$ cat design/flow/run.sh
#!/bin/bash
# the make line also repeats each setting of config.mk as NAME=value (left out here)
make -C /OpenROAD-flow-scripts/flow DESIGN_CONFIG=/design/flow/config.mk WORK_HOME=/design/flow/orfs CLKGATE_MAP_FILE= finish
$ cat design/flow/config.mk
export PLATFORM = sky130hd
export DESIGN_NAME = cfg_test_top
export DESIGN_NICKNAME = cfg_test_top
export VERILOG_FILES = /design/flow/design.v
export SDC_FILE = /design/flow/constraint.sdc
export NUM_CORES = 4
export LEC_CHECK = 0
export ABC_AREA = 1
export CAP_MARGIN = 20
export CORE_MARGIN = 2
export CORE_UTILIZATION = 70
export PLACE_DENSITY_LB_ADDON = 0.27
export SETUP_SLACK_MARGIN = 0.59
export SLEW_MARGIN = 20
$ cat design/flow/constraint.sdc
create_clock -name core_clock -period 2.28 [get_ports {clk}]
set_input_delay 0.4560 -clock core_clock [delete_from_list [all_inputs] [get_ports {clk}]]
set_output_delay 0.4560 -clock core_clock [all_outputs]
set_load 0.01 [all_outputs]
$ cat design/flow/design.v
module cfg_count_stat  #(
    parameter DATA_WIDTH = 1 
)(
    input                     clk,
    input                     rstn,
    input                     rd_count_mode,      
    input                     sample_mode,        
    input                     rd,
    input    [DATA_WIDTH-1:0] data_in,
    input                     data_in_vld,
    input                     wr,                 
    input    [31:0]           wr_data,
    output  reg [31:0]        data_out 
);
reg [31:0] data_tmp;
reg  data_in_r;
always @ (posedge clk)
begin
    if (!rstn)
        data_in_r <= 0;
    else
        data_in_r <= data_in;
end
always @ (posedge clk)
begin
    if (!rstn)
        data_out <= 0;
    else if(rd)begin
        if (sample_mode)
            if (data_in_vld)
                data_out <= data_tmp + data_in;
            else
                data_out <= data_tmp;
        else
            data_out <= data_tmp ;
    end
end
always @ (posedge clk)
begin
    if (!rstn)
        data_tmp <= 0;
    else if (wr)
        data_tmp <= wr_data;
    else if(data_in_vld)begin
        case ({rd,rd_count_mode,sample_mode})
        3'b000: data_tmp <= data_tmp + (data_in && !data_in_r);
        3'b001: data_tmp <= data_tmp + data_in;
        3'b010: data_tmp <= data_tmp + (data_in && !data_in_r);
        3'b011: data_tmp <= data_tmp + data_in;
        3'b100: data_tmp <= 0; 
        3'b101: data_tmp <= 0;
        3'b110: data_tmp <= data_tmp + (data_in && !data_in_r);
        3'b111: data_tmp <= data_tmp + data_in;
        endcase
    end
    else if (rd && !rd_count_mode) begin
        data_tmp <= 0;
    end
end
endmodule
module cfg#(
    parameter ADDR_WIDTH = 32,
    parameter DATA_WIDTH = 32
)(
    input                             clk          ,
    input                             rstn         ,
    input        [ADDR_WIDTH - 1 : 0] addr         ,
    input        [DATA_WIDTH - 1 : 0] wdata        ,
    output  reg  [DATA_WIDTH - 1 : 0] rdata        ,
    output  reg                       rdata_vld    ,
    input                             wr           ,
    input                             rd           ,
    output  reg  [DATA_WIDTH - 1 : 0] addr_0_2     ,
    output  reg  [DATA_WIDTH - 1 : 0] addr_0_3     ,
    output  reg  [DATA_WIDTH - 1 : 0] addr_0_4     ,
    output  reg  [DATA_WIDTH - 1 : 0] addr_1_0     ,
    output  reg  [DATA_WIDTH - 1 : 0] addr_1_1     ,
    output  reg  [DATA_WIDTH - 1 : 0] addr_1_2     ,
    output  reg  [DATA_WIDTH - 1 : 0] addr_1_3     ,
    output  reg  [DATA_WIDTH - 1 : 0] addr_1_4     ,
    input        [DATA_WIDTH - 1 : 0] addr_2_0     ,
    input        [DATA_WIDTH - 1 : 0] addr_2_1     ,
    input        [DATA_WIDTH - 1 : 0] addr_2_2     ,
    input        [DATA_WIDTH - 1 : 0] addr_2_3      
);
localparam  RD_COUNT_MODE_0   = 6'h0  ;   
localparam  SAMPLE_MODE_0   = 6'h1  ;   
localparam  ADDR_0_2   = 6'h2  ;   
localparam  ADDR_0_3   = 6'h3  ;   
localparam  ADDR_0_4   = 6'h4  ;   
localparam  ADDR_1_0   = 6'h10  ;   
localparam  ADDR_1_1   = 6'h11  ;   
localparam  ADDR_1_2   = 6'h12  ;   
localparam  ADDR_1_3   = 6'h13  ;   
localparam  ADDR_1_4   = 6'h14  ;   
localparam  ADDR_2_0   = 6'h20  ;   
localparam  ADDR_2_1   = 6'h21  ;   
localparam  ADDR_2_2   = 6'h22  ;   
localparam  ADDR_2_3   = 6'h23  ;   
reg rd_count_mode;
reg sample_mode;
reg rdata_vld_r ;
reg rd_r;
reg [31:0]  addr_r;
reg [DATA_WIDTH - 1 : 0] addr_2_3_cnt;      
always @ (posedge clk)
begin
    rd_r <= rd ;
    addr_r   <= addr ;
end
always @ (posedge clk)
begin
    rdata_vld_r <= rd ;
    rdata_vld   <= rdata_vld_r ;
end
always @ (posedge clk)
begin
    if (!rstn)begin
        rd_count_mode  <= 1'h0 ;
        sample_mode  <= 1'h0 ;
        addr_0_2  <= 32'h0 ;
        addr_0_3  <= 32'h0 ;
        addr_0_4  <= 32'h0 ;
        addr_1_0  <= 32'h0 ;
        addr_1_1  <= 32'h0 ;
        addr_1_2  <= 32'h0 ;
        addr_1_3  <= 32'h0 ;
        addr_1_4  <= 32'h0 ;
    end
    else if (wr) begin
        case (addr[5:0])
            RD_COUNT_MODE_0 :
                rd_count_mode <= wdata[0] ;
            SAMPLE_MODE_0 :
                sample_mode <= wdata[0] ;
            ADDR_0_2 :
                addr_0_2 <= wdata ;
            ADDR_0_3 :
                addr_0_3 <= wdata ;
            ADDR_0_4 :
                addr_0_4 <= wdata ;
            ADDR_1_0 :
                addr_1_0 <= wdata ;
            ADDR_1_1 :
                addr_1_1 <= wdata ;
            ADDR_1_2 :
                addr_1_2 <= wdata ;
            ADDR_1_3 :
                addr_1_3 <= wdata ;
            ADDR_1_4 :
                addr_1_4 <= wdata ;
        endcase
    end
end
always @ (posedge clk)
begin
    if (!rstn) begin
        rdata <= 32'b0;
    end
    else if (rd_r) begin
        case (addr_r[5:0])
            RD_COUNT_MODE_0:
                rdata <= {31'b0,rd_count_mode};
            SAMPLE_MODE_0:
                rdata <= {31'b0,sample_mode};
            ADDR_0_2:
                rdata <= addr_0_2;
            ADDR_0_3:
                rdata <= addr_0_3;
            ADDR_0_4:
                rdata <= addr_0_4;
            ADDR_1_0:
                rdata <= addr_1_0;
            ADDR_1_1:
                rdata <= addr_1_1;
            ADDR_1_2:
                rdata <= addr_1_2;
            ADDR_1_3:
                rdata <= addr_1_3;
            ADDR_1_4:
                rdata <= addr_1_4;
            ADDR_2_0:
                rdata <= addr_2_0;
            ADDR_2_1:
                rdata <= addr_2_1;
            ADDR_2_2:
                rdata <= addr_2_2;
            ADDR_2_3:
                rdata <= addr_2_3_cnt;
            default :
                rdata <= 32'hf0f0f0f0;
        endcase
    end
end
wire addr_2_3_rd;
assign addr_2_3_rd = (addr[5:0] == ADDR_2_3 ) ? rd : 1'b0;
cfg_count_stat  addr_2_3_stat(
    .clk(clk),
    .rstn(rstn),
    .rd_count_mode(rd_count_mode),
    .sample_mode(sample_mode),
    .rd(addr_2_3_rd),
    .data_in(addr_2_3[0]),
    .data_in_vld(1'b1),
    .wr(wr && (addr[5:0] == ADDR_2_3)),
    .wr_data(wdata),
    .data_out(addr_2_3_cnt) 
);
endmodule
module cfg_test#(
    parameter DATA_WIDTH = 32
)(
    input clk,
    input rstn,
    input        [DATA_WIDTH - 1 : 0] in_0_2     ,
    input        [DATA_WIDTH - 1 : 0] in_0_3     ,
    input        [DATA_WIDTH - 1 : 0] in_0_4     ,
    input        [DATA_WIDTH - 1 : 0] in_1_0     ,
    input        [DATA_WIDTH - 1 : 0] in_1_1     ,
    input        [DATA_WIDTH - 1 : 0] in_1_2     ,
    input        [DATA_WIDTH - 1 : 0] in_1_3     ,
    input        [DATA_WIDTH - 1 : 0] in_1_4     ,
    output       [DATA_WIDTH - 1 : 0] out_2_0     ,
    output       [DATA_WIDTH - 1 : 0] out_2_1     ,
    output       [DATA_WIDTH - 1 : 0] out_2_2     ,
    output       [DATA_WIDTH - 1 : 0] out_2_3      
);
reg [18:0] cnt;
reg [31:0] reg_0_2;
reg [31:0] reg_2_0;
assign out_2_1 = 1'b1;
assign out_2_2 = 1'b0;
assign out_2_0 = reg_2_0;
always @ (posedge clk)
begin
    if (!rstn)
        reg_0_2 <= 0;
    else
        reg_0_2 <= in_0_2;
end
always @ (posedge clk)
begin
    if (!rstn)
        reg_2_0 <= 0;
    else
        reg_2_0 <= reg_0_2 + 1;
end
always @ (posedge clk)
begin
    if (!rstn)
        cnt <= 0;
    else 
        cnt <= cnt +1;
end
assign out_2_3 = (cnt <100) ? 1'b0 :1'b1;
endmodule
module cfg_test_top(
    input clk ,
    input rstn ,
    input        [32 - 1 : 0] addr         ,
    input        [32 - 1 : 0] wdata        ,
    output       [32 - 1 : 0] rdata        ,
    output                    rdata_vld    ,
    input                     wr           ,
    input                     rd            
);
wire [31:0] in_0_2   ;
wire [31:0] in_0_3   ;
wire [31:0] in_0_4   ;
wire [31:0] in_1_0   ;
wire [31:0] in_1_1   ;
wire [31:0] in_1_2   ;
wire [31:0] in_1_3   ;
wire [31:0] in_1_4   ;
wire [31:0] out_2_0  ;
wire [31:0] out_2_1  ;
wire [31:0] out_2_2  ;
wire [31:0] out_2_3  ;
cfg_test cfg_test_u0(
    .clk        ( clk       ),
    .rstn       ( rstn      ),
    .in_0_2     ( in_0_2    ),
    .in_0_3     ( in_0_3    ),
    .in_0_4     ( in_0_4    ),
    .in_1_0     ( in_1_0    ),
    .in_1_1     ( in_1_1    ),
    .in_1_2     ( in_1_2    ),
    .in_1_3     ( in_1_3    ),
    .in_1_4     ( in_1_4    ),
    .out_2_0    ( out_2_0   ),
    .out_2_1    ( out_2_1   ),
    .out_2_2    ( out_2_2   ),
    .out_2_3    ( out_2_3   )  
);
cfg cfg_u0(
    .clk          (clk         ),
    .rstn         (rstn        ),
    .addr         (addr        ),
    .wdata        (wdata       ),
    .rdata        (rdata       ),
    .rdata_vld    (rdata_vld   ),
    .wr           (wr          ),
    .rd           (rd          ),
    .addr_0_2     (in_0_2     ),
    .addr_0_3     (in_0_3     ),
    .addr_0_4     (in_0_4     ),
    .addr_1_0     (in_1_0     ),
    .addr_1_1     (in_1_1     ),
    .addr_1_2     (in_1_2     ),
    .addr_1_3     (in_1_3     ),
    .addr_1_4     (in_1_4     ),
    .addr_2_0     (out_2_0    ),
    .addr_2_1     (out_2_1    ),
    .addr_2_2     (out_2_2    ),
    .addr_2_3     (out_2_3    ) 
);
endmodule
==> results of run 1 <==
==> per-layer routing <==
layer	track usage [%]	GRT overflow
met5	20.99	0
met4	76.74	19
met3	61.34	1
met2	95.32	40
met1	80.13	0
==> through the flow <==
stage	instance area (um2)	TNS, ns	power [mW]	utilization (%)
after floorplan	20670	0	8.497	-
after global placement	22260	-0.6655	8.833	77.33
after detailed placement	22260	-2.993	8.859	77.33
after CTS	25270	-0.008480	16.45	87.81
==> what timing repair did <==
action | in CTS
buffers inserted | 42
gates cloned | 8
endpoints found under the setup margin | 269
gates resized | 316
pin swaps | 113
==> impl_metrics.yaml, run 1 <==
# flow metrics
synth:
  top_cell: "nand2_1"
  fa_ha_area_share_pct: 0.3668
  syn-instance-count: 3041
  fp_nets: 3115
  syn_avg_cell_area_um2: 6.730
  synth.distinct_cells: 41
  numSynthFlops: 446
  syn_area_mm2: 0.02047
  ys_warn_count: 3
  synth_chip_area_mm2: 0.02047
  ys_seq_share_pct: 43.63
  logic_family: "simple AND/OR/NAND/NOR gates"
  yosys_most_used_dff: "dfxtp_1"
  topCellsByArea: "dfxtp_1 44%, nand2_1 11%, o21ai_0 8.8%, nor2_1 8.8%, a21oi_1 6.6%"
  synth_stat.cells: 3041
  ys_sh_xor_pct: 0.7275
  ys_sh_simple_pct: 27.63
  ys_async_sr_fraction_pct: 0
  ys_sh_mux_pct: 0
  synth.top_cells.by_count: "593 x nand2_1, 481 x nor2_1, 446 x dfxtp_1"
  top_cell_area_share_pct: 43.63
  synth-edff-count: 0
  synthAoiAreaFrac_pct: 17.58
  top_area_cell: "dfxtp_1"
global_routing:
  track_usage_pct: 78.22
  grt_overflow: 60
status:
  status: "stopped before the end"
  stop_error: "[ERROR GRT-0232] Routing congestion too high. Check the congestion heatmap in the GUI."
  stop_stage: "global routing (5_1_grt)"
floorplanning:
  rows: 62
  die_area_mm2: 0.03062
  fp_util_pct: 71.11
  pin_count: 101
  dieHeight_um: 175.0
  core-area_mm2: 0.02878
  die_w_um: 175.0
placed_design:
  port_buffers: 74
  dp_hpwl_mm: 45.34
  placed_cells: 3453
  place_ws_ns: -0.1485
  globalplace.congestion: 0.9734
clocking:
  ctsHoldBuffers: 0
  clockRootBuffer: "clkbuf_16"
  numCtsBuffers: 44
  cts_buffer_depth: 3
  h-tree-depth: 2
  cts.sinks: 446
==> run 2: changes to the inputs <==
Settings changed: ABC_AREA 1 to unset, CORE_UTILIZATION 70 to 69, CTS_CLUSTER_SIZE set to 37, PLACE_DENSITY set to 0.64, PLACE_DENSITY_LB_ADDON 0.27 to unset, SETUP_SLACK_MARGIN 0.59 to unset.
Clock period 2.28 ns to 3.99 ns, I/O delays scaled along.
==> run 2 against run 1 <==
- die size shrank 5.7%
- synthesized area shrank 7.2%
- synthesized cell count shrank 23%
- now clean on timing, DRC and antenna
==> impl_metrics.yaml, run 2 <==
# synthesis and place-and-route metrics
final_timing:
  grt_setup_unrepaired: "no"
  worstMarginPinSlew_ns: 1.191
  layout_setup_ws_ns: 0.8371
  hold_viol: 0
  setup_tns_ns: 0
  max-slew-margin-rel_pct: 20.58
  setup_violations: 0
  skew_ns: 0.02097
  max_freq_ghz: 0.3172
  period_minus_slack_ns: 3.153
  period_used_pct: 79.02
  slew_viol_final: 0
detailed_routing:
  diodes: 0
  drtIter0Drc: 2361
  ant_nets: 0
  num_vias: 18083
  vias_per_cell: 6.747
  post_drt_wl_per_cell_um: 23.20
  route.detailed.drc: 0
  routed_wl_mm: 62.17
  dr.pass1.iters: 7
final_layout:
  area_growth_pct: 11.53
  design_area_mm2: 0.02119
  layout.nets: 2381
  fill_cells: 1881
synth:
  synth.distinct_cells: 65
  yosys_most_used_dff: "dfxtp_1"
  synth_stat.cells: 2352
  ys_sh_xor_pct: 3.596
  ys_sh_mux_pct: 0.5072
  numSynthFlops: 446
  synth_chip_area_mm2: 0.01900
  fa_ha_area_share_pct: 0.3952
  synth.top_cells.by_count: "587 x nand2_1, 446 x dfxtp_1, 284 x a21oi_1"
  syn-instance-count: 2352
  ys_sh_simple_pct: 24.34
  top_area_cell: "dfxtp_1"
  synthAoiAreaFrac_pct: 19.39
  ys_seq_share_pct: 47.00
  syn_area_mm2: 0.01900
  syn_avg_cell_area_um2: 8.076
  fp_nets: 2426
  ys_async_sr_fraction_pct: 0
  synth-edff-count: 0
  ys_warn_count: 3
  topCellsByArea: "dfxtp_1 47%, nand2_1 12%, a21oi_1 7.5%, clkbuf_1 3.6%, a22o_1 2.2%"
  top_cell: "nand2_1"
  top_cell_area_share_pct: 47.00
  logic_family: "simple AND/OR/NAND/NOR gates"
floorplanning:
  dieHeight_um: 169.9
  pin_count: 101
  rows: 60
  die_w_um: 169.9
  die_area_mm2: 0.02887
  fp_util_pct: 70.29
  core-area_mm2: 0.02703
status:
  status: "complete, no violations"
worst_setup_path:
  slowest_stage: "nor3_1"
  path_delay_family: "simple AND/OR/NAND/NOR gates"
  criticalPathCategory: "reg -> reg"
  worstPathMaxFanout: 6
  startpoint: "cfg_test_u0.cnt[5]$_SDFF_PN0_"
  timing.rr.end: "cfg_u0.addr_2_3_stat.data_out[26]$_SDFFE_PN0P_"
  slowest_delay_ns: 0.56
  cp_cell_sequence: "nand2_1 > o2111ai_1 > ha_1 > ha_1 > nand2_1 > nor3_1 > nor4b_1 > xnor2_1 > a211oi_1"
  arrival_ns: 3.60
  path_buffers: 0
  reg2regPathDepth: 9
  endpoint: "cfg_u0.addr_2_3_stat.data_out[26]$_SDFFE_PN0P_"
  cp.depth: 9
  worstPathRequired_ns: 4.44
  cp-start-kind: "flip-flop"
  end_kind: "flip-flop"
  r2r-start: "cfg_test_u0.cnt[5]$_SDFF_PN0_"
  r2r_slack_ns: 0.84
clocking:
  clockRootBuffer: "clkbuf_16"
  post_cts_resized: 0
  cts_tree: "yes"
  clk_pin_slew_ns: 0.06
  cts.sinks: 446
  clock_latency_ns: 0.56
  cts_buffer_depth: 3
  numCtsBuffers: 45
  h-tree-depth: 2
  ctsHoldBuffers: 0
  cts_setup_buffers: 0
pwr:
  internal-power_mw: 7.080
  powerSeq_mw: 4.52
  swShare_pct: 22.50
  pwr-share-seq_pct: 49.5
  p_clk_share_pct: 46.6
  powerComb_mw: 0.360
  p_total_mw: 9.135
  p_comb_share_pct: 3.9
  ir_worst_vdd_uv: 438.8
  p_leak_nw: 7.034
  p_clk_mw: 4.25
  cellPowerDensity_mw_per_mm2: 431.2
  netSwitchingPower_mw: 2.055
  power_leader: "registers"
global_routing:
  grt_pass1_wl_mm: 95.48
  track_usage_pct: 42.78
  antenna_found_initial: 2
  grt_overflow: 0
  grt_pass1_vias: 17325
  grt_start_max_net_pins: 211
min_path:
  min_path_type: "reg -> reg"
  min_from: "cfg_u0.addr_1_3[1]$_SDFFE_PN0P_"
  hold_depth: 2
  holdPathEnd: "cfg_u0.addr_1_3[1]$_SDFFE_PN0P_"
placed_design:
  place_ws_ns: 0.9357
  globalplace.congestion: 0.9214
  port_buffers: 74
  dp_hpwl_mm: 38.38
  post_dp_cell_area_mm2: 0.01971
run:
  maxCapViolations: 0
  warning_count: 56
==> run 2: routing by layer <==
layer	vias to the layer above	global-route usage [%]	share of wire (%)
met1	8529	55.91	38
met2	1172	66.18	44
met5	-	0	0.026
met4	2	24.79	6.6
li1	8117	-	-
met3	263	8.628	12
==> run 2: layout make-up <==
type / instances / area, um2 / area share [%]
Multi-Input combinational cell: 1681 / 9178 / 43.32
Tap cell: 341 / 426.7 / 2.014
Timing Repair Buffer: 126 / 1139 / 5.374
Clock buffer: 59 / 1260 / 5.947
Clock inverter: 20 / 220.2 / 1.039
Inverter: 7 / 33.78 / 0.1595
Sequential cell: 446 / 8929 / 42.15
==> run 2: metrics by stage <==
step | instances | hold WS [ns] | util (%)
2_1_floorplan | 2352 | 0.3290 | -
3_3_place_gp | 2601 | 0.4370 | 72.91
3_5_place_dp | 2601 | 0.4418 | 72.91
4_1_cts | 2680 | 0.4501 | 78.39
5_1_grt | 2680 | 0.4636 | 78.39
6_report | 2680 | 0.4519 | 78.39
==> run 3: changes to the inputs <==
Settings changed: ABC_AREA set to 1, CAP_MARGIN 20 to 10, CELL_PAD_IN_SITES_DETAIL_PLACEMENT set to 1, CORE_ASPECT_RATIO set to 1.65, CORE_MARGIN 2 to 4, CORE_UTILIZATION 69 to 60, CTS_CLUSTER_SIZE 37 to 27, GPL_TIMING_DRIVEN set to 1, MAX_ROUTING_LAYER set to met5, PLACE_DENSITY 0.64 to unset, SETUP_SLACK_MARGIN set to 0.72, SLEW_MARGIN 20 to 5.
Clock period 3.99 ns to 3.45 ns, I/O delays scaled along.
==> run 3 against run 2 <==
- the flow now stops in clock tree synthesis (4_1_cts)
- synthesized area is 7.7% higher
- die size increased by 29%
- synthesized cell count rose by 29%
==> impl_metrics.yaml, run 3 <==
# flow metrics
synth:
  ys_sh_mux_pct: 0
  synth_stat.cells: 3041
  yosys_most_used_dff: "dfxtp_1"
  top_cell_area_share_pct: 43.63
  ys_warn_count: 3
  synth-edff-count: 0
  top_cell: "nand2_1"
  syn-instance-count: 3041
  logic_family: "simple AND/OR/NAND/NOR gates"
  syn_avg_cell_area_um2: 6.730
  ys_async_sr_fraction_pct: 0
  fa_ha_area_share_pct: 0.3668
  ys_sh_simple_pct: 27.63
  syn_area_mm2: 0.02047
  ys_sh_xor_pct: 0.7275
  synth_chip_area_mm2: 0.02047
  synthAoiAreaFrac_pct: 17.58
  synth.top_cells.by_count: "593 x nand2_1, 481 x nor2_1, 446 x dfxtp_1"
  top_area_cell: "dfxtp_1"
  ys_seq_share_pct: 43.63
  topCellsByArea: "dfxtp_1 44%, nand2_1 11%, o21ai_0 8.8%, nor2_1 8.8%, a21oi_1 6.6%"
  synth.distinct_cells: 41
  fp_nets: 3115
  numSynthFlops: 446
status:
  status: "stopped before the end"
  stop_stage: "clock tree synthesis (4_1_cts)"
  stop_error: "[ERROR DPL-0033] detailed placement checks failed during check placement."
placed_design:
  port_buffers: 74
  globalplace.congestion: 0.9940
  dp_hpwl_mm: 62.51
floorplanning:
  die_w_um: 151.8
  die_area_mm2: 0.03722
  dieHeight_um: 245.2
  core-area_mm2: 0.03357
  fp_util_pct: 60.96
  rows: 86
  pin_count: 101
## run 3: stage by stage
stage	std cells	area [um2]	worst slack, ns	hold WS, ns
global placement	3431	21370	0.6206	0.4142
detailed placement	3431	21370	0.1386	0.4295
floorplan	3041	20470	1.186	0.3290
==> run 4: changes to the inputs <==
Settings changed: CAP_MARGIN 10 to 20, CELL_PAD_IN_SITES_DETAIL_PLACEMENT 1 to unset, CORE_ASPECT_RATIO 1.65 to unset, CORE_MARGIN 4 to 2, CORE_UTILIZATION 60 to 57, CTS_CLUSTER_SIZE 27 to unset, GPL_TIMING_DRIVEN 1 to unset, MAX_ROUTING_LAYER met5 to unset, SETUP_SLACK_MARGIN 0.72 to unset, SLEW_MARGIN 5 to 20, TNS_END_PERCENT set to 15.
Clock period 3.45 ns to 2.51 ns, I/O delays scaled along.
==> run 4 against run 3 <==
- the run now finishes clean
- synthesized cell count stayed put
- die size rose by 0.58%
- synthesized area is the same
==> impl_metrics.yaml, run 4 <==
# synthesis and place-and-route metrics
floorplanning:
  pin_count: 101
  fp_util_pct: 57.68
  die_area_mm2: 0.03744
  die_w_um: 193.5
  core-area_mm2: 0.03548
  rows: 69
  dieHeight_um: 193.5
worst_setup_path:
  r2r_slack_ns: 0.08
  cp_cell_sequence: "nor4_4 > o2111ai_4 > buf_6 > nand2_1 > inv_1 > ha_2 > buf_4 > inv_1 > nor2_2 > nand2_1 > nor2_4 > or2_2 > nand3_1 > nand3_1 > nand2_1 > inv_1"
  criticalPathCategory: "reg -> reg"
  worstPathRequired_ns: 3.01
  worstPathMaxFanout: 4
  timing.rr.end: "cfg_u0.addr_2_3_stat.data_tmp[13]$_SDFF_PN0_"
  startpoint: "cfg_test_u0.cnt[13]$_SDFF_PN0_"
  path_delay_family: "simple AND/OR/NAND/NOR gates"
  reg2regPathDepth: 16
  cp-start-kind: "flip-flop"
  arrival_ns: 2.93
  slowest_stage: "nor4_4"
  end_kind: "flip-flop"
  endpoint: "cfg_u0.addr_2_3_stat.data_tmp[13]$_SDFF_PN0_"
  slowest_delay_ns: 0.35
  path_buffers: 5
  cp.depth: 16
  r2r-start: "cfg_test_u0.cnt[13]$_SDFF_PN0_"
final_timing:
  max-slew-margin-rel_pct: 47.33
  setup_violations: 0
  grt_setup_unrepaired: "yes"
  max_freq_ghz: 0.4114
  slew_viol_final: 0
  period_minus_slack_ns: 2.430
  layout_setup_ws_ns: 0.07953
  hold_viol: 0
  holdWs_ns: 0.3804
  period_used_pct: 96.83
  worstMarginPinSlew_ns: 0.7882
  setup_tns_ns: 0
  skew_ns: 0.02158
global_routing:
  grt_start_max_net_pins: 97
  grt_pass1_wl_mm: 105.6
  antenna_found_initial: 2
  track_usage_pct: 35.66
  grt_pass1_vias: 18859
  grt_overflow: 0
clocking:
  ctsHoldBuffers: 0
  clk_pin_slew_ns: 0.06
  cts.sinks: 446
  clock_latency_ns: 0.60
  cts_tree: "yes"
  numCtsBuffers: 47
  cts_buffer_depth: 3
  clockRootBuffer: "clkbuf_16"
  h-tree-depth: 2
pwr:
  p_clk_share_pct: 47.5
  p_comb_share_pct: 4.7
  power_leader: "registers"
  pwr-share-seq_pct: 47.8
  cellPowerDensity_mw_per_mm2: 636.2
  p_leak_nw: 9.734
  powerComb_mw: 0.711
  netSwitchingPower_mw: 3.513
  powerSeq_mw: 7.20
  ir_worst_vdd_uv: 629.2
  internal-power_mw: 11.55
  p_clk_mw: 7.15
  swShare_pct: 23.33
detailed_routing:
  vias_per_cell: 5.648
  met1Wirelength_mm: 28.60
  route.detailed.drc: 0
  dr.pass1.iters: 5
  top_layer_used: "met4"
  ant_nets: 0
  routed_wl_mm: 67.79
  wl_met2_mm: 30.85
  drtIter0Drc: 1873
  num_vias: 20289
  met3_length_mm: 5.147
  diodes: 0
  post_drt_wl_per_cell_um: 18.87
run:
  warning_count: 55
  maxCapViolations: 0
synth:
  syn_avg_cell_area_um2: 6.730
  synth.top_cells.by_count: "593 x nand2_1, 481 x nor2_1, 446 x dfxtp_1"
  ys_sh_mux_pct: 0
  top_area_cell: "dfxtp_1"
  synth_chip_area_mm2: 0.02047
  top_cell_area_share_pct: 43.63
  synth-edff-count: 0
  ys_sh_xor_pct: 0.7275
  top_cell: "nand2_1"
  fp_nets: 3115
  syn-instance-count: 3041
  syn_area_mm2: 0.02047
  synth_stat.cells: 3041
  topCellsByArea: "dfxtp_1 44%, nand2_1 11%, o21ai_0 8.8%, nor2_1 8.8%, a21oi_1 6.6%"
  yosys_most_used_dff: "dfxtp_1"
  ys_warn_count: 3
  synthAoiAreaFrac_pct: 17.58
  ys_sh_simple_pct: 27.63
  ys_async_sr_fraction_pct: 0
  synth.distinct_cells: 41
  logic_family: "simple AND/OR/NAND/NOR gates"
  ys_seq_share_pct: 43.63
  fa_ha_area_share_pct: 0.3668
  numSynthFlops: 446
final_layout:
  layout.nets: 3168
  finalNonFillerCells: 3592
  area_growth_pct: 15.68
  design_area_mm2: 0.02367
placed_design:
  dp_hpwl_mm: 46.79
  post_dp_cell_area_mm2: 0.02194
  globalplace.congestion: 0.9296
  placed_cells: 3505
  place_ws_ns: -0.1626
  port_buffers: 74
min_path:
  holdPathEnd: "cfg_u0.addr_0_3[23]$_SDFFE_PN0P_"
  min_path_type: "in -> reg"
  min_from: "rstn"
  hold_depth: 3
status:
  status: "complete, no violations"
run 4: final cells by class:
type | instances | area [um2]
Fill cell | 3202 | 11810
Sequential cell | 446 | 8932
Timing Repair Buffer | 169 | 1653
Inverter | 351 | 1320
Clock buffer | 70 | 1363
Tap cell | 461 | 576.8
Clock inverter | 16 | 196.4
Multi-Input combinational cell | 2079 | 9633
run 4: through the flow:
step / utilization, % / power (mW)
floorplan: - / 7.718
global placement: 61.84 / 8.036
detailed placement: 61.84 / 8.050
CTS: 66.34 / 15.08
global route: 66.72 / 15.45
finish: 66.72 / 15.06
run 4: what timing repair did:
action | in CTS | in global routing
endpoints found under the setup margin | 22 | 34
endpoints found under the hold margin | 0 | 0
pin swaps | 2 | 5
gates resized | 10 | 31
setup buffers | 0 | 1
cloned | 0 | 0
run 4: routing by layer:
layer	global-route usage [%]	vias up
met4	17.22	0
met3	4.847	161
met5	0	-
li1	-	9856
met1	47.61	9422
met2	57.13	850
==> run 5: changes to the inputs <==
Settings changed: CAP_MARGIN 20 to 10, CELL_PAD_IN_SITES_DETAIL_PLACEMENT set to 2, CELL_PAD_IN_SITES_GLOBAL_PLACEMENT set to 3, CORE_ASPECT_RATIO set to 0.96, CORE_MARGIN 2 to 3, CORE_UTILIZATION 57 to 60, CTS_CLUSTER_DIAMETER set to 39, CTS_CLUSTER_SIZE set to 27, GPL_ROUTABILITY_DRIVEN set to 0, GPL_TIMING_DRIVEN set to 0, MAX_ROUTING_LAYER set to met4, SETUP_SLACK_MARGIN set to 0.72, SLEW_MARGIN 20 to 5, TNS_END_PERCENT 15 to 20.
Clock period 2.51 ns to 3.45 ns, I/O delays scaled along.
==> run 5 against run 4 <==
- the flow now stops in global placement without I/O (3_1_place_gp_skip_io)
- synthesized area unchanged
- die size is 2.9% lower
- synthesized cell count unchanged
==> impl_metrics.yaml, run 5 <==
# flow metrics
floorplanning:
  core-area_mm2: 0.03326
  die_area_mm2: 0.03636
  die_w_um: 194.5
  fp_util_pct: 61.53
  dieHeight_um: 187.0
  rows: 65
synth:
  syn_area_mm2: 0.02047
  fp_nets: 3115
  ys_async_sr_fraction_pct: 0
  top_cell_area_share_pct: 43.63
  synth.top_cells.by_count: "593 x nand2_1, 481 x nor2_1, 446 x dfxtp_1"
  ys_sh_mux_pct: 0
  synth_stat.cells: 3041
  synthAoiAreaFrac_pct: 17.58
  syn_avg_cell_area_um2: 6.730
  synth.distinct_cells: 41
  ys_sh_xor_pct: 0.7275
  synth_chip_area_mm2: 0.02047
  fa_ha_area_share_pct: 0.3668
  top_area_cell: "dfxtp_1"
  ys_sh_simple_pct: 27.63
  logic_family: "simple AND/OR/NAND/NOR gates"
  ys_warn_count: 3
  numSynthFlops: 446
  yosys_most_used_dff: "dfxtp_1"
  synth-edff-count: 0
  top_cell: "nand2_1"
  topCellsByArea: "dfxtp_1 44%, nand2_1 11%, o21ai_0 8.8%, nor2_1 8.8%, a21oi_1 6.6%"
  ys_seq_share_pct: 43.63
  syn-instance-count: 3041
status:
  stop_stage: "global placement without I/O (3_1_place_gp_skip_io)"
  stop_error: "[ERROR GPL-0301] Utilization 151.332 % exceeds 100%."
  status: "stopped before the end"
==> run 6: changes to the inputs <==
Settings changed: CAP_MARGIN 10 to 20, CELL_PAD_IN_SITES_DETAIL_PLACEMENT 2 to unset, CELL_PAD_IN_SITES_GLOBAL_PLACEMENT 3 to 2, CORE_ASPECT_RATIO 0.96 to unset, CORE_MARGIN 3 to 2, CORE_UTILIZATION 60 to 40, CTS_CLUSTER_DIAMETER 39 to 31, CTS_CLUSTER_SIZE 27 to 91, HOLD_SLACK_MARGIN set to 0.01, PLACE_DENSITY set to 0.76, SETUP_SLACK_MARGIN 0.72 to unset, SLEW_MARGIN 5 to 30, TNS_END_PERCENT 20 to unset.
Clock period 3.45 ns to 5.0 ns, I/O delays scaled along.
==> run 6 against run 5 <==
- the run now finishes clean
- synthesized area did not move
- die size rose by 46%
- synthesized cell count is the same
==> impl_metrics.yaml, run 6 <==
# synthesis and place-and-route metrics
placed_design:
  port_buffers: 59
  dp_hpwl_mm: 67.66
  placed_cells: 3772
synth:
  numSynthFlops: 446
  synth.distinct_cells: 41
  top_area_cell: "dfxtp_1"
  ys_sh_xor_pct: 0.7275
  synth_chip_area_mm2: 0.02047
  fa_ha_area_share_pct: 0.3668
  syn_area_mm2: 0.02047
  top_cell_area_share_pct: 43.63
  top_cell: "nand2_1"
  fp_nets: 3115
  synth-edff-count: 0
  ys_sh_mux_pct: 0
  ys_warn_count: 3
  logic_family: "simple AND/OR/NAND/NOR gates"
  synth_stat.cells: 3041
  yosys_most_used_dff: "dfxtp_1"
  ys_async_sr_fraction_pct: 0
  syn-instance-count: 3041
  synthAoiAreaFrac_pct: 17.58
  topCellsByArea: "dfxtp_1 44%, nand2_1 11%, o21ai_0 8.8%, nor2_1 8.8%, a21oi_1 6.6%"
  syn_avg_cell_area_um2: 6.730
  synth.top_cells.by_count: "593 x nand2_1, 481 x nor2_1, 446 x dfxtp_1"
  ys_seq_share_pct: 43.63
  ys_sh_simple_pct: 27.63
global_routing:
  track_usage_pct: 35.07
  antenna_found_initial: 3
  use_met3_pct: 7.192
  use_met2_pct: 53.99
  grt_pass1_wl_mm: 133.2
  grt_overflow: 0
  grt.busiest_layer: "met2"
  met1_usage_pct: 44.67
  grt_start_max_net_pins: 16
  grt_pass1_vias: 20441
worst_setup_path:
  path_buffers: 2
  timing.rr.end: "cfg_u0.addr_2_3_stat.data_tmp[8]$_SDFF_PN0_"
  r2r-start: "cfg_test_u0.cnt[5]$_SDFF_PN0_"
  endpoint: "cfg_u0.addr_2_3_stat.data_tmp[8]$_SDFF_PN0_"
  worstPathMaxFanout: 5
  slowest_delay_ns: 0.89
  cp.depth: 14
  startpoint: "cfg_test_u0.cnt[5]$_SDFF_PN0_"
  cp-start-kind: "flip-flop"
  reg2regPathDepth: 14
  r2r_slack_ns: 1.27
  end_kind: "flip-flop"
  path_delay_family: "AND-OR/OR-AND gates"
  criticalPathCategory: "reg -> reg"
  crit_top_cell: "nand2_1"
  slowest_stage: "o2111ai_1"
  worstPathRequired_ns: 5.56
  arrival_ns: 4.29
  cp_cell_sequence: "nand2_1 > o2111ai_1 > nand2_1 > inv_1 > ha_1 > ha_1 > nand2_1 > nor2_1 > nand2_1 > inv_1 > nor2_1 > o21ai_0 > nand2_1 > a21oi_1"
clocking:
  clk_pin_slew_ns: 0.04
  post_cts_resized: 0
  cts.sinks: 446
  h-tree-depth: 3
  clockRootBuffer: "clkbuf_16"
  cts_tree: "yes"
  ctsHoldBuffers: 0
  cts_buffer_depth: 3
  clock_latency_ns: 0.66
  cts_setup_buffers: 0
  numCtsBuffers: 115
final_timing:
  worstMarginPinSlew_ns: 1.071
  skew_ns: 0.02183
  slew_viol_final: 0
  period_minus_slack_ns: 3.727
  hold_viol: 0
  grt_setup_unrepaired: "no"
  holdWs_ns: 0.3508
  period_used_pct: 74.53
  setup_tns_ns: 0
  setup_violations: 0
  max-slew-margin-rel_pct: 28.52
  max_freq_ghz: 0.2683
pwr:
  p_comb_share_pct: 3.5
  p_clk_share_pct: 65.9
  p_total_mw: 11.86
  p_clk_mw: 7.81
  netSwitchingPower_mw: 2.654
  ir_worst_vdd_uv: 284.4
  cellPowerDensity_mw_per_mm2: 455.6
  p_leak_nw: 10.64
  internal-power_mw: 9.202
  powerComb_mw: 0.410
  swShare_pct: 22.38
  powerSeq_mw: 3.63
  power_leader: "clock"
  pwr-share-seq_pct: 30.6
final_layout:
  fill_cells: 5109
  logic_area_mm2: 0.009478
  finalNonFillerCells: 3986
  area_growth_pct: 27.16
  final-seq-area_mm2: 0.008929
  finish.utilization_pct: 51.66
  layout.nets: 3291
detailed_routing:
  ant_nets: 0
  route.detailed.drc: 0
  drtIter0Drc: 1946
  vias_per_cell: 5.429
  post_drt_wl_per_cell_um: 22.87
  dr.pass1.iters: 5
  num_vias: 21639
  routed_wl_mm: 91.16
floorplanning:
  rows: 82
  pin_count: 101
  die_w_um: 230.2
  dieHeight_um: 230.2
  fp_util_pct: 40.63
  die_area_mm2: 0.05299
  core-area_mm2: 0.05038
min_path:
  min_from: "cfg_u0.rdata_vld_r$_DFF_P_"
  min_path_type: "reg -> reg"
  holdPathEnd: "cfg_u0.rdata_vld$_DFF_P_"
  hold_depth: 0
status:
  status: "complete, no violations"
run:
  warning_count: 54
  maxCapViolations: 0
## run 6: routing by layer
metal | part of all wire [%] | wire length, um
met1 | 43 | 38790
met5 | 0 | 0
met2 | 44 | 40500
met3 | 8.7 | 7917
met4 | 4.3 | 3956
## run 6: cell type report
type	instances	area share, %
Antenna cell	2	0.01923
Buffer	165	2.856
Sequential cell	446	34.31
Clock inverter	60	3.303
Inverter	351	5.072
Tap cell	672	3.231
Clock buffer	152	12.52
Multi-Input combinational cell	2079	36.42
Timing Repair Buffer	59	2.269
## run 6: metrics by stage
| step | instance area (um2) | setup slack, ns |
|---|---|---|
| after floorplan | 20470 | 2.736 |
| after global placement | 21900 | 1.220 |
| after detailed placement | 21900 | 1.206 |
| after CTS | 26020 | 1.358 |
| after global routing | 26020 | 1.154 |
| final | 26020 | 1.273 |
==> run 7: changes to the inputs <==
Settings changed: CELL_PAD_IN_SITES_GLOBAL_PLACEMENT 2 to unset, CORE_UTILIZATION 40 to 59, CTS_CLUSTER_DIAMETER 31 to unset, CTS_CLUSTER_SIZE 91 to unset, GPL_ROUTABILITY_DRIVEN 0 to unset, GPL_TIMING_DRIVEN 0 to unset, HOLD_SLACK_MARGIN 0.01 to unset, MAX_ROUTING_LAYER met4 to unset, PLACE_DENSITY 0.76 to unset, SETUP_SLACK_MARGIN set to 0.19, SLEW_MARGIN 30 to 20.
Clock period 5.0 ns to 2.51 ns, I/O delays scaled along.
==> run 7 against run 6 <==
- still clean
- flip-flop count unchanged
- global-route usage is 1.6 points higher
- synthesized cell count is the same
- hold slack better by 0.029 ns
- die size decreased by 32%
- power rose by 27%
- combinational power rose by 71%
- sequential power up 98%
- register-to-register slack worse by 1.1 ns
- highest routed layer is now met5
==> impl_metrics.yaml, run 7 <==
# synthesis and place-and-route metrics
status:
  status: "complete, no violations"
final_timing:
  setup_violations: 0
  slew_viol_final: 0
  grt_setup_unrepaired: "yes"
  skew_ns: 0.01247
  max-slew-margin-rel_pct: 50.11
  setup_tns_ns: 0
  worstMarginPinSlew_ns: 0.7476
  hold_viol: 0
  max_freq_ghz: 0.4348
  layout_setup_ws_ns: 0.2099
  period_minus_slack_ns: 2.300
  period_used_pct: 91.64
  holdWs_ns: 0.3798
synth:
  syn-instance-count: 3041
  top_cell_area_share_pct: 43.63
  syn_avg_cell_area_um2: 6.730
  ys_warn_count: 3
  logic_family: "simple AND/OR/NAND/NOR gates"
  ys_async_sr_fraction_pct: 0
  synth-edff-count: 0
  synth.distinct_cells: 41
  synth_chip_area_mm2: 0.02047
  ys_sh_simple_pct: 27.63
  synth.top_cells.by_count: "593 x nand2_1, 481 x nor2_1, 446 x dfxtp_1"
  synthAoiAreaFrac_pct: 17.58
  ys_sh_mux_pct: 0
  topCellsByArea: "dfxtp_1 44%, nand2_1 11%, o21ai_0 8.8%, nor2_1 8.8%, a21oi_1 6.6%"
  ys_sh_xor_pct: 0.7275
  fa_ha_area_share_pct: 0.3668
  syn_area_mm2: 0.02047
  numSynthFlops: 446
  ys_seq_share_pct: 43.63
  fp_nets: 3115
  synth_stat.cells: 3041
  top_cell: "nand2_1"
  yosys_most_used_dff: "dfxtp_1"
  top_area_cell: "dfxtp_1"
final_layout:
  layout.nets: 3174
  fill_cells: 3014
  area_growth_pct: 16.57
  finalNonFillerCells: 3590
  finish.utilization_pct: 69.41
global_routing:
  antenna_found_initial: 2
  grt_start_max_net_pins: 157
  grt_overflow: 0
  grt_pass1_vias: 18763
  track_usage_pct: 36.62
  grt_pass1_wl_mm: 103.1
min_path:
  holdPathEnd: "cfg_u0.addr_1_0[7]$_SDFFE_PN0P_"
  hold_depth: 3
  min_from: "rstn"
  min_path_type: "in -> reg"
worst_setup_path:
  criticalPathCategory: "reg -> reg"
  timing.rr.end: "cfg_u0.addr_2_3_stat.data_tmp[21]$_SDFF_PN0_"
  worstPathMaxFanout: 4
  cp-start-kind: "flip-flop"
  endpoint: "cfg_u0.addr_2_3_stat.data_tmp[21]$_SDFF_PN0_"
  reg2regPathDepth: 19
  startpoint: "cfg_test_u0.cnt[11]$_SDFF_PN0_"
  arrival_ns: 2.78
  cp_cell_sequence: "nor4_4 > o2111ai_2 > buf_6 > nand2_2 > inv_2 > ha_4 > buf_6 > inv_4 > nor2_4 > nand2_2 > nor2_1 > buf_4 > buf_6 > nand2_2 > nand2_1 > nand3_1 > nand3_1 > nand2_1 > inv_1"
  path_buffers: 7
  end_kind: "flip-flop"
  r2r_slack_ns: 0.21
  path_delay_family: "simple AND/OR/NAND/NOR gates"
  slowest_delay_ns: 0.33
  worstPathRequired_ns: 2.99
  cp.depth: 19
  slowest_stage: "dfxtp_2"
  r2r-start: "cfg_test_u0.cnt[11]$_SDFF_PN0_"
detailed_routing:
  route.detailed.drc: 0
  top_layer_used: "met5"
  diodes: 0
  drtIter0Drc: 1919
  dr.pass1.iters: 7
  wl_met2_mm: 29.51
  met1Wirelength_mm: 27.76
  routed_wl_mm: 66.49
  post_drt_wl_per_cell_um: 18.52
  num_vias: 20303
  met3_length_mm: 5.860
  ant_nets: 0
  vias_per_cell: 5.655
clocking:
  clk_pin_slew_ns: 0.06
  cts_buffer_depth: 3
  cts_tree: "yes"
  ctsHoldBuffers: 0
  clockRootBuffer: "clkbuf_16"
  cts.sinks: 446
  numCtsBuffers: 47
  h-tree-depth: 2
  clock_latency_ns: 0.58
pwr:
  ir_worst_vdd_uv: 597.7
  p_clk_mw: 7.10
  internal-power_mw: 11.55
  p_clk_share_pct: 47.3
  power_leader: "registers"
  cellPowerDensity_mw_per_mm2: 628.7
  pwr-share-seq_pct: 48.0
  swShare_pct: 22.97
  netSwitchingPower_mw: 3.446
  p_leak_nw: 9.800
  p_comb_share_pct: 4.7
  powerComb_mw: 0.703
  powerSeq_mw: 7.20
floorplanning:
  rows: 68
  pin_count: 101
  die_w_um: 190.2
  core-area_mm2: 0.03437
  die_area_mm2: 0.03619
  fp_util_pct: 59.54
  dieHeight_um: 190.2
run:
  maxCapViolations: 0
  warning_count: 58
placed_design:
  port_buffers: 74
  placed_cells: 3491
  dp_hpwl_mm: 45.31
  place_ws_ns: -0.1519
  globalplace.congestion: 0.9495
## run 7: what timing repair did
item                                    in CTS  in global routing
endpoints found under the setup margin      41                 46
pin swaps                                   10                 21
resized                                     44                 44
buffers inserted                            11                  4
## run 7: metal layers
layer	global-route usage, %	vias to the layer above
li1	-	9874
met1	48.33	9333
met2	58.73	912
met3	5.889	182
met4	17.59	2
met5	0	-
## run 7: area by class of cell
| class | count | area [um2] | share of cell area, % |
|---|---|---|---|
| Clock inverter | 16 | 150.1 | 0.6294 |
| Inverter | 351 | 1323 | 5.544 |
| Tap cell | 455 | 569.3 | 2.386 |
| Clock buffer | 68 | 1438 | 6.026 |
| Timing Repair Buffer | 175 | 1679 | 7.038 |
| Multi-Input combinational cell | 2079 | 9757 | 40.90 |
| Sequential cell | 446 | 8941 | 37.48 |
## run 7: metrics by stage
stage | power (mW) | instance area, um2
detailed placement | 8.036 | 21840
global placement | 8.022 | 21840
CTS | 15.04 | 23670
finish | 15.00 | 23860
floorplan | 7.718 | 20470
global route | 15.37 | 23860
==> run 8: changes to the inputs <==
Settings changed: ABC_AREA 1 to unset, CORE_UTILIZATION 59 to 40, SETUP_SLACK_MARGIN 0.19 to 0.38.
Clock period 2.51 ns to 3.58 ns, I/O delays scaled along.
==> run 8 against run 7 <==
- clock power shrank 27%
- global-route usage shrank 10 points
- die size up 36%
- setup slack gained 0.39 ns
- power decreased by 29%
- hold slack improved by 0.014 ns
- clock skew increased by 0.00051 ns
- critical path depth shrank 10
- first-iteration DRC count is 0.99% higher
- synthesized area decreased by 7.2%
- count of clock-buffer cells in the layout grew 6
- core utilization down 23 points
- largest cell class unchanged
- highest routed layer unchanged
==> impl_metrics.yaml, run 8 <==
# synthesis and place-and-route metrics
run:
  maxCapViolations: 0
  warning_count: 52
final_timing:
  setup_tns_ns: 0
  max_freq_ghz: 0.3357
  setup_violations: 0
  max-slew-margin-rel_pct: 19.24
  layout_setup_ws_ns: 0.6008
  holdWs_ns: 0.3934
  period_used_pct: 83.22
  slew_viol_final: 0
  hold_viol: 0
  grt_setup_unrepaired: "no"
  skew_ns: 0.01299
  period_minus_slack_ns: 2.979
  worstMarginPinSlew_ns: 1.207
detailed_routing:
  route.detailed.drc: 0
  num_vias: 17408
  drtIter0Drc: 1938
  routed_wl_mm: 65.57
  dr.pass1.iters: 8
  ant_nets: 0
  post_drt_wl_per_cell_um: 22.14
  diodes: 0
  vias_per_cell: 5.877
synth:
  synth.top_cells.by_count: "587 x nand2_1, 446 x dfxtp_1, 284 x a21oi_1"
  top_cell: "nand2_1"
  ys_seq_share_pct: 47.00
  synth.distinct_cells: 65
  topCellsByArea: "dfxtp_1 47%, nand2_1 12%, a21oi_1 7.5%, clkbuf_1 3.6%, a22o_1 2.2%"
  numSynthFlops: 446
  ys_sh_simple_pct: 24.34
  fp_nets: 2426
  syn_area_mm2: 0.01900
  ys_async_sr_fraction_pct: 0
  syn_avg_cell_area_um2: 8.076
  ys_sh_xor_pct: 3.596
  fa_ha_area_share_pct: 0.3952
  top_area_cell: "dfxtp_1"
  logic_family: "simple AND/OR/NAND/NOR gates"
  synthAoiAreaFrac_pct: 19.39
  synth_chip_area_mm2: 0.01900
  yosys_most_used_dff: "dfxtp_1"
  ys_warn_count: 3
  syn-instance-count: 2352
  synth_stat.cells: 2352
  ys_sh_mux_pct: 0.5072
  synth-edff-count: 0
  top_cell_area_share_pct: 47.00
clocking:
  cts_setup_buffers: 0
  clk_pin_slew_ns: 0.07
  numCtsBuffers: 48
  clockRootBuffer: "clkbuf_16"
  cts.sinks: 446
  h-tree-depth: 2
  cts_buffer_depth: 3
  post_cts_resized: 0
  clock_latency_ns: 0.59
  cts_tree: "yes"
  ctsHoldBuffers: 0
pwr:
  pwr-share-seq_pct: 47.3
  powerSeq_mw: 5.04
  power_leader: "clock"
  netSwitchingPower_mw: 2.442
  powerComb_mw: 0.411
  p_leak_nw: 7.149
  cellPowerDensity_mw_per_mm2: 490.0
  p_clk_share_pct: 48.9
  p_clk_mw: 5.21
  swShare_pct: 22.90
  ir_worst_vdd_uv: 318.3
  p_total_mw: 10.66
  p_comb_share_pct: 3.9
  internal-power_mw: 8.222
worst_setup_path:
  cp-start-kind: "flip-flop"
  cp_cell_sequence: "nand2_1 > o2111ai_1 > ha_1 > ha_1 > mux2i_1 > nor2_1 > nand3_1 > or4b_1 > a31oi_1"
  path_buffers: 0
  end_kind: "flip-flop"
  slowest_delay_ns: 0.48
  r2r-start: "cfg_test_u0.cnt[5]$_SDFF_PN0_"
  timing.rr.end: "cfg_u0.addr_2_3_stat.data_tmp[24]$_SDFF_PN0_"
  endpoint: "cfg_u0.addr_2_3_stat.data_tmp[24]$_SDFF_PN0_"
  startpoint: "cfg_test_u0.cnt[5]$_SDFF_PN0_"
  crit_top_cell: "ha_1"
  worstPathRequired_ns: 4.10
  arrival_ns: 3.50
  reg2regPathDepth: 9
  path_delay_family: "simple AND/OR/NAND/NOR gates"
  r2r_slack_ns: 0.60
  worstPathMaxFanout: 6
  criticalPathCategory: "reg -> reg"
  slowest_stage: "or4b_1"
  cp.depth: 9
final_layout:
  finish.utilization_pct: 46.54
  area_growth_pct: 14.56
  layout.nets: 2391
  fill_cells: 4589
  finalNonFillerCells: 2962
  design_area_mm2: 0.02176
placed_design:
  place_ws_ns: 0.6061
  placed_cells: 2874
  dp_hpwl_mm: 41.14
  post_dp_cell_area_mm2: 0.02010
  globalplace.congestion: 0.8962
  port_buffers: 74
global_routing:
  grt_start_max_net_pins: 69
  track_usage_pct: 26.20
  antenna_found_initial: 2
  grt_pass1_wl_mm: 100.1
  grt_pass1_vias: 16619
  grt_overflow: 0
min_path:
  hold_depth: 0
  min_from: "cfg_u0.rdata_vld_r$_DFF_P_"
  min_path_type: "reg -> reg"
  holdPathEnd: "cfg_u0.rdata_vld$_DFF_P_"
floorplanning:
  dieHeight_um: 221.9
  die_w_um: 221.9
  rows: 79
  die_area_mm2: 0.04925
  pin_count: 101
  core-area_mm2: 0.04675
  fp_util_pct: 40.63
status:
  status: "complete, no violations"
-- run 8: area by class of cell --
cell class / count / area [um2] / share of cell area (%)
Multi-Input combinational cell: 1681 / 9184 / 42.20
Sequential cell: 446 / 8929 / 41.03
Clock buffer: 74 / 1500 / 6.894
Timing Repair Buffer: 133 / 1191 / 5.474
Tap cell: 607 / 759.5 / 3.490
Clock inverter: 14 / 163.9 / 0.7532
Inverter: 7 / 33.78 / 0.1552
-- run 8: layer usage --
| metal | routed length [um] | part of all wire, % | global-route usage (%) | up-vias |
|---|---|---|---|---|
| li1 | - | - | - | 8146 |
| met4 | 2873 | 4.4 | 10.66 | 2 |
| met5 | 13 | 0.020 | 0 | - |
| met2 | 29950 | 46 | 42.88 | 741 |
| met1 | 27520 | 42 | 34.64 | 8366 |
| met3 | 5212 | 7.9 | 3.976 | 153 |
==> run 9: changes to the inputs <==
Settings changed: ABC_AREA set to 1, CELL_PAD_IN_SITES_GLOBAL_PLACEMENT set to 2, GPL_ROUTABILITY_DRIVEN set to 0, GPL_TIMING_DRIVEN set to 0, HOLD_SLACK_MARGIN set to 0.01, PLACE_DENSITY set to 0.76, SETUP_SLACK_MARGIN 0.38 to unset.
Clock period 3.58 ns to 5.0 ns, I/O delays scaled along.
==> run 9 against run 8 <==
- still clean on timing, DRC and antenna
- synthesized area increased by 7.7%
- core utilization increased by 0.10 points
- non-clock buffer count increased by 91
- critical path type unchanged
- critical endpoint is now cfg_u0.addr_2_3_stat.data_tmp[8]$_SDFF_PN0_
- highest routed layer is now met4
==> impl_metrics.yaml, run 9 <==
# synthesis and place-and-route metrics
clocking:
  cts_setup_buffers: 0
  ctsHoldBuffers: 0
  clockRootBuffer: "clkbuf_16"
  h-tree-depth: 2
  clock_latency_ns: 0.61
  clk_pin_slew_ns: 0.06
  post_cts_resized: 0
  cts.sinks: 446
  cts_tree: "yes"
  cts_buffer_depth: 3
  numCtsBuffers: 51
pwr:
  netSwitchingPower_mw: 1.951
  p_clk_mw: 3.70
  p_clk_share_pct: 47.9
  cellPowerDensity_mw_per_mm2: 328.6
  power_leader: "clock"
  powerComb_mw: 0.408
  powerSeq_mw: 3.62
  p_leak_nw: 9.419
  ir_worst_vdd_uv: 233.6
  p_total_mw: 7.721
  pwr-share-seq_pct: 46.8
  p_comb_share_pct: 5.3
  internal-power_mw: 5.770
  swShare_pct: 25.27
synth:
  ys_sh_mux_pct: 0
  ys_async_sr_fraction_pct: 0
  synth_chip_area_mm2: 0.02047
  synth.top_cells.by_count: "593 x nand2_1, 481 x nor2_1, 446 x dfxtp_1"
  ys_sh_xor_pct: 0.7275
  syn_area_mm2: 0.02047
  yosys_most_used_dff: "dfxtp_1"
  synth-edff-count: 0
  top_cell_area_share_pct: 43.63
  syn_avg_cell_area_um2: 6.730
  synth.distinct_cells: 41
  fp_nets: 3115
  ys_sh_simple_pct: 27.63
  topCellsByArea: "dfxtp_1 44%, nand2_1 11%, o21ai_0 8.8%, nor2_1 8.8%, a21oi_1 6.6%"
  ys_warn_count: 3
  synth_stat.cells: 3041
  top_cell: "nand2_1"
  ys_seq_share_pct: 43.63
  fa_ha_area_share_pct: 0.3668
  syn-instance-count: 3041
  synthAoiAreaFrac_pct: 17.58
  logic_family: "simple AND/OR/NAND/NOR gates"
  numSynthFlops: 446
  top_area_cell: "dfxtp_1"
detailed_routing:
  ant_nets: 0
  routed_wl_mm: 89.96
  num_vias: 21188
  dr.pass1.iters: 6
  vias_per_cell: 5.476
  post_drt_wl_per_cell_um: 23.25
  drtIter0Drc: 2071
  route.detailed.drc: 0
worst_setup_path:
  timing.rr.end: "cfg_u0.addr_2_3_stat.data_tmp[8]$_SDFF_PN0_"
  end_kind: "flip-flop"
  slowest_delay_ns: 0.85
  cp.depth: 14
  cp-start-kind: "flip-flop"
  r2r_slack_ns: 1.35
  slowest_stage: "o2111ai_1"
  reg2regPathDepth: 14
  worstPathRequired_ns: 5.53
  r2r-start: "cfg_test_u0.cnt[5]$_SDFF_PN0_"
  path_delay_family: "AND-OR/OR-AND gates"
  startpoint: "cfg_test_u0.cnt[5]$_SDFF_PN0_"
  criticalPathCategory: "reg -> reg"
  worstPathMaxFanout: 5
  crit_top_cell: "nand2_1"
  cp_cell_sequence: "nand2_1 > o2111ai_1 > nand2_1 > inv_1 > ha_1 > ha_1 > nand2_1 > nor2_1 > nand2_1 > inv_1 > nor2_1 > o21ai_0 > nand2_1 > a21oi_1"
  endpoint: "cfg_u0.addr_2_3_stat.data_tmp[8]$_SDFF_PN0_"
  path_buffers: 2
  arrival_ns: 4.18
final_timing:
  max_freq_ghz: 0.2738
  setup_tns_ns: 0
  hold_viol: 0
  skew_ns: 0.01680
  layout_setup_ws_ns: 1.348
  period_minus_slack_ns: 3.652
  holdWs_ns: 0.3373
  worstMarginPinSlew_ns: 1.168
  max-slew-margin-rel_pct: 22.16
  period_used_pct: 73.04
  slew_viol_final: 0
  setup_violations: 0
  grt_setup_unrepaired: "no"
global_routing:
  grt_overflow: 0
  use_met3_pct: 5.456
  grt_start_max_net_pins: 14
  grt_pass1_wl_mm: 131.7
  grt.busiest_layer: "met2"
  use_met2_pct: 53.09
  met1_usage_pct: 45.28
  grt_pass1_vias: 19824
  antenna_found_initial: 2
  track_usage_pct: 33.69
min_path:
  min_path_type: "reg -> reg"
  holdPathEnd: "cfg_u0.rdata_vld$_DFF_P_"
  hold_depth: 0
  min_from: "cfg_u0.rdata_vld_r$_DFF_P_"
placed_design:
  post_dp_cell_area_mm2: 0.02190
  port_buffers: 59
  placed_cells: 3772
  dp_hpwl_mm: 67.60
  place_ws_ns: 1.179
final_layout:
  fill_cells: 5343
  finish.utilization_pct: 46.65
  finalNonFillerCells: 3869
  layout.nets: 3227
  area_growth_pct: 14.82
  design_area_mm2: 0.02350
floorplanning:
  dieHeight_um: 230.2
  rows: 82
  die_area_mm2: 0.05299
  die_w_um: 230.2
  fp_util_pct: 40.63
  core-area_mm2: 0.05038
  pin_count: 101
run:
  warning_count: 54
  maxCapViolations: 0
status:
  status: "complete, no violations"
run 9: routing by layer:
layer / up-vias / share of wire [%]
met5: - / 0
met4: 0 / 4.6
met3: 199 / 8.1
met2: 885 / 44
met1: 10109 / 43
li1: 9995 / -
run 9: area by class of cell:
| cell class | count | area [um2] | share of cell area [%] |
|---|---|---|---|
| Multi-Input combinational cell | 2079 | 9478 | 40.33 |
| Sequential cell | 446 | 8929 | 38.00 |
| Clock buffer | 78 | 1468 | 6.246 |
| Buffer | 165 | 740.7 | 3.152 |
| Antenna cell | 2 | 5.005 | 0.02130 |
| Timing Repair Buffer | 59 | 590.6 | 2.513 |
| Tap cell | 672 | 840.8 | 3.578 |
| Clock inverter | 17 | 127.6 | 0.5431 |
| Inverter | 351 | 1320 | 5.617 |
==> run 10: changes to the inputs <==
Settings changed: CELL_PAD_IN_SITES_GLOBAL_PLACEMENT 2 to unset, CORE_UTILIZATION 40 to 70, GPL_ROUTABILITY_DRIVEN 0 to unset, GPL_TIMING_DRIVEN 0 to unset, HOLD_SLACK_MARGIN 0.01 to unset, PLACE_DENSITY 0.76 to unset, PLACE_DENSITY_LB_ADDON set to 0.27, SETUP_SLACK_MARGIN set to 0.56.
Clock period 5.0 ns to 2.28 ns, I/O delays scaled along.
==> run 10 against run 9 <==
- die size decreased by 42%
- the run now fails in global routing (5_1_grt)
- synthesized cell count unchanged
- synthesized area unchanged
==> impl_metrics.yaml, run 10 <==
# flow metrics
synth:
  top_cell_area_share_pct: 43.63
  synth_chip_area_mm2: 0.02047
  synth.distinct_cells: 41
  top_cell: "nand2_1"
  syn_avg_cell_area_um2: 6.730
  top_area_cell: "dfxtp_1"
  yosys_most_used_dff: "dfxtp_1"
  syn_area_mm2: 0.02047
  numSynthFlops: 446
  ys_sh_simple_pct: 27.63
  synth.top_cells.by_count: "593 x nand2_1, 481 x nor2_1, 446 x dfxtp_1"
  syn-instance-count: 3041
  fa_ha_area_share_pct: 0.3668
  ys_async_sr_fraction_pct: 0
  logic_family: "simple AND/OR/NAND/NOR gates"
  ys_warn_count: 3
  synth-edff-count: 0
  ys_seq_share_pct: 43.63
  topCellsByArea: "dfxtp_1 44%, nand2_1 11%, o21ai_0 8.8%, nor2_1 8.8%, a21oi_1 6.6%"
  ys_sh_xor_pct: 0.7275
  synth_stat.cells: 3041
  ys_sh_mux_pct: 0
  synthAoiAreaFrac_pct: 17.58
  fp_nets: 3115
status:
  status: "stopped before the end"
  stop_error: "[ERROR GRT-0232] Routing congestion too high. Check the congestion heatmap in the GUI."
  stop_stage: "global routing (5_1_grt)"
clocking:
  cts.sinks: 446
  numCtsBuffers: 45
  clockRootBuffer: "clkbuf_16"
  ctsHoldBuffers: 0
  cts_buffer_depth: 3
  h-tree-depth: 2
floorplanning:
  core-area_mm2: 0.02878
  pin_count: 101
  fp_util_pct: 71.11
  dieHeight_um: 175.0
  die_area_mm2: 0.03062
  die_w_um: 175.0
  rows: 62
placed_design:
  placed_cells: 3442
  globalplace.congestion: 0.9690
  post_dp_cell_area_mm2: 0.02221
  dp_hpwl_mm: 46.35
  port_buffers: 74
global_routing:
  grt_overflow: 229
  track_usage_pct: 84.09
run 10: repair_timing:
| action | 4_1_cts |
|---|---|
| resized | 283 |
| pin swaps | 106 |
| setup buffers | 40 |
| gates cloned | 8 |
| endpoints found under the setup margin | 158 |
| hold endpoints to repair | 0 |
run 10: metrics by stage:
step	setup slack (ns)	utilization, %
after floorplan	0.2660	-
after global placement	-0.09396	77.18
after detailed placement	-0.1297	77.18
after CTS	-0.03460	87.24
run 10: routing by layer:
metal / GRT overflow / GRT usage [%]
met5: 0 / 31.25
met4: 93 / 87.19
met3: 4 / 71.24
met2: 130 / 97.60
met1: 2 / 84.24
==> run 11: changes to the inputs <==
Settings changed: CORE_UTILIZATION 70 to 72, PLACE_DENSITY_LB_ADDON 0.27 to unset, SETUP_SLACK_MARGIN 0.56 to unset.
Clock period 2.28 ns to 4.38 ns, I/O delays scaled along.
==> run 11 against run 10 <==
- the run now finishes clean
- synthesized area stayed put
- synthesized cell count stayed put
- die size down 2.7%
==> impl_metrics.yaml, run 11 <==
# synthesis and place-and-route metrics
final_timing:
  layout_setup_ws_ns: 0.9161
  worstMarginPinSlew_ns: 1.047
  max-slew-margin-rel_pct: 30.09
  grt_setup_unrepaired: "no"
  max_freq_ghz: 0.2887
  hold_viol: 0
  setup_violations: 0
  skew_ns: 0.01373
  period_used_pct: 79.08
  period_minus_slack_ns: 3.464
  slew_viol_final: 0
  setup_tns_ns: 0
synth:
  ys_warn_count: 3
  synth_chip_area_mm2: 0.02047
  topCellsByArea: "dfxtp_1 44%, nand2_1 11%, o21ai_0 8.8%, nor2_1 8.8%, a21oi_1 6.6%"
  syn-instance-count: 3041
  ys_seq_share_pct: 43.63
  synthAoiAreaFrac_pct: 17.58
  fp_nets: 3115
  syn_avg_cell_area_um2: 6.730
  fa_ha_area_share_pct: 0.3668
  logic_family: "simple AND/OR/NAND/NOR gates"
  synth.distinct_cells: 41
  synth.top_cells.by_count: "593 x nand2_1, 481 x nor2_1, 446 x dfxtp_1"
  synth-edff-count: 0
  ys_sh_mux_pct: 0
  top_cell: "nand2_1"
  yosys_most_used_dff: "dfxtp_1"
  numSynthFlops: 446
  synth_stat.cells: 3041
  ys_sh_xor_pct: 0.7275
  top_cell_area_share_pct: 43.63
  top_area_cell: "dfxtp_1"
  syn_area_mm2: 0.02047
  ys_async_sr_fraction_pct: 0
  ys_sh_simple_pct: 27.63
floorplanning:
  fp_util_pct: 73.47
  core-area_mm2: 0.02786
  pin_count: 101
  die_area_mm2: 0.02979
  rows: 61
  dieHeight_um: 172.6
  die_w_um: 172.6
placed_design:
  dp_hpwl_mm: 42.77
  port_buffers: 74
  globalplace.congestion: 0.9966
  place_ws_ns: 0.9944
clocking:
  cts_buffer_depth: 3
  cts.sinks: 446
  ctsHoldBuffers: 0
  numCtsBuffers: 45
  cts_tree: "yes"
  clock_latency_ns: 0.55
  cts_setup_buffers: 0
  clk_pin_slew_ns: 0.06
  h-tree-depth: 2
  post_cts_resized: 0
  clockRootBuffer: "clkbuf_16"
worst_setup_path:
  r2r-start: "cfg_test_u0.cnt[5]$_SDFF_PN0_"
  worstPathMaxFanout: 7
  arrival_ns: 3.90
  crit_top_cell: "nand2_1"
  worstPathRequired_ns: 4.82
  endpoint: "cfg_u0.addr_2_3_stat.data_out[12]$_SDFFE_PN0P_"
  timing.rr.end: "cfg_u0.addr_2_3_stat.data_out[12]$_SDFFE_PN0P_"
  cp-start-kind: "flip-flop"
  r2r_slack_ns: 0.92
  cp.depth: 13
  startpoint: "cfg_test_u0.cnt[5]$_SDFF_PN0_"
  path_delay_family: "AND-OR/OR-AND gates"
  end_kind: "flip-flop"
  path_buffers: 1
  cp_cell_sequence: "nand2_1 > o2111ai_1 > ha_1 > ha_1 > nand2_1 > nor2_4 > nand2_1 > nor2_1 > nand2_1 > nand3_1 > o21ai_0 > o21ai_0 > inv_1"
  criticalPathCategory: "reg -> reg"
  slowest_delay_ns: 0.88
  slowest_stage: "o2111ai_1"
  reg2regPathDepth: 13
min_path:
  hold_depth: 2
  holdPathEnd: "cfg_test_u0.reg_0_2[5]$_SDFF_PN0_"
  min_path_type: "reg -> reg"
  min_from: "cfg_u0.addr_0_2[5]$_SDFFE_PN0P_"
final_layout:
  fill_cells: 1940
  layout.nets: 3097
  area_growth_pct: 10.86
detailed_routing:
  num_vias: 20862
  routed_wl_mm: 65.98
  vias_per_cell: 6.070
  wl_met2_mm: 29.00
  ant_nets: 0
  route.detailed.drc: 0
  drtIter0Drc: 2822
  met3_length_mm: 8.097
  dr.pass1.iters: 12
  met1Wirelength_mm: 24.30
  post_drt_wl_per_cell_um: 19.20
  top_layer_used: "met4"
pwr:
  ir_worst_vdd_uv: 402.0
  powerComb_mw: 0.397
  internal-power_mw: 6.516
  pwr-share-seq_pct: 48.7
  netSwitchingPower_mw: 1.961
  p_leak_nw: 9.226
  p_total_mw: 8.477
  swShare_pct: 23.14
  power_leader: "registers"
  p_comb_share_pct: 4.7
  powerSeq_mw: 4.13
  p_clk_mw: 3.95
  p_clk_share_pct: 46.7
  cellPowerDensity_mw_per_mm2: 373.6
status:
  status: "complete, no violations"
global_routing:
  grt_pass1_vias: 19507
  grt_overflow: 0
  grt_start_max_net_pins: 203
  antenna_found_initial: 1
  grt_pass1_wl_mm: 103.4
  track_usage_pct: 43.23
run:
  warning_count: 57
  maxCapViolations: 0
## run 11: per-stage QoR
step / area, um2 / hold WS, ns / cells / utilization, %
after floorplan: 20470 / 0.3290 / 3041 / -
after global placement: 21160 / 0.4108 / 3354 / 75.97
after detailed placement: 21160 / 0.4179 / 3354 / 75.97
after CTS: 22690 / 0.4265 / 3436 / 81.44
after global routing: 22690 / 0.4430 / 3436 / 81.44
final: 22690 / 0.4300 / 3437 / 81.45
## run 11: area by class of cell
type                    instances  area [um2]  area share, %
clock inverters                14       138.9         0.6121
multi-input cells            2079        9478          41.77
repair buffers                100       964.7          4.252
well taps                     378       473.0          2.084
inverters                     351        1320          5.818
flip-flops and latches        446        8929          39.35
clock buffers                  68        1384          6.099
diodes                          1       2.502        0.01103
## run 11: metal layers
| metal | GRT usage, % | vias to the layer above |
|---|---|---|
| met3 | 8.795 | 310 |
| met1 | 54.68 | 9472 |
| met2 | 67.57 | 1372 |
| li1 | - | 9708 |
| met4 | 28.03 | 0 |
| met5 | 0 | - |
Power is estimated from default activity; no workload was simulated.
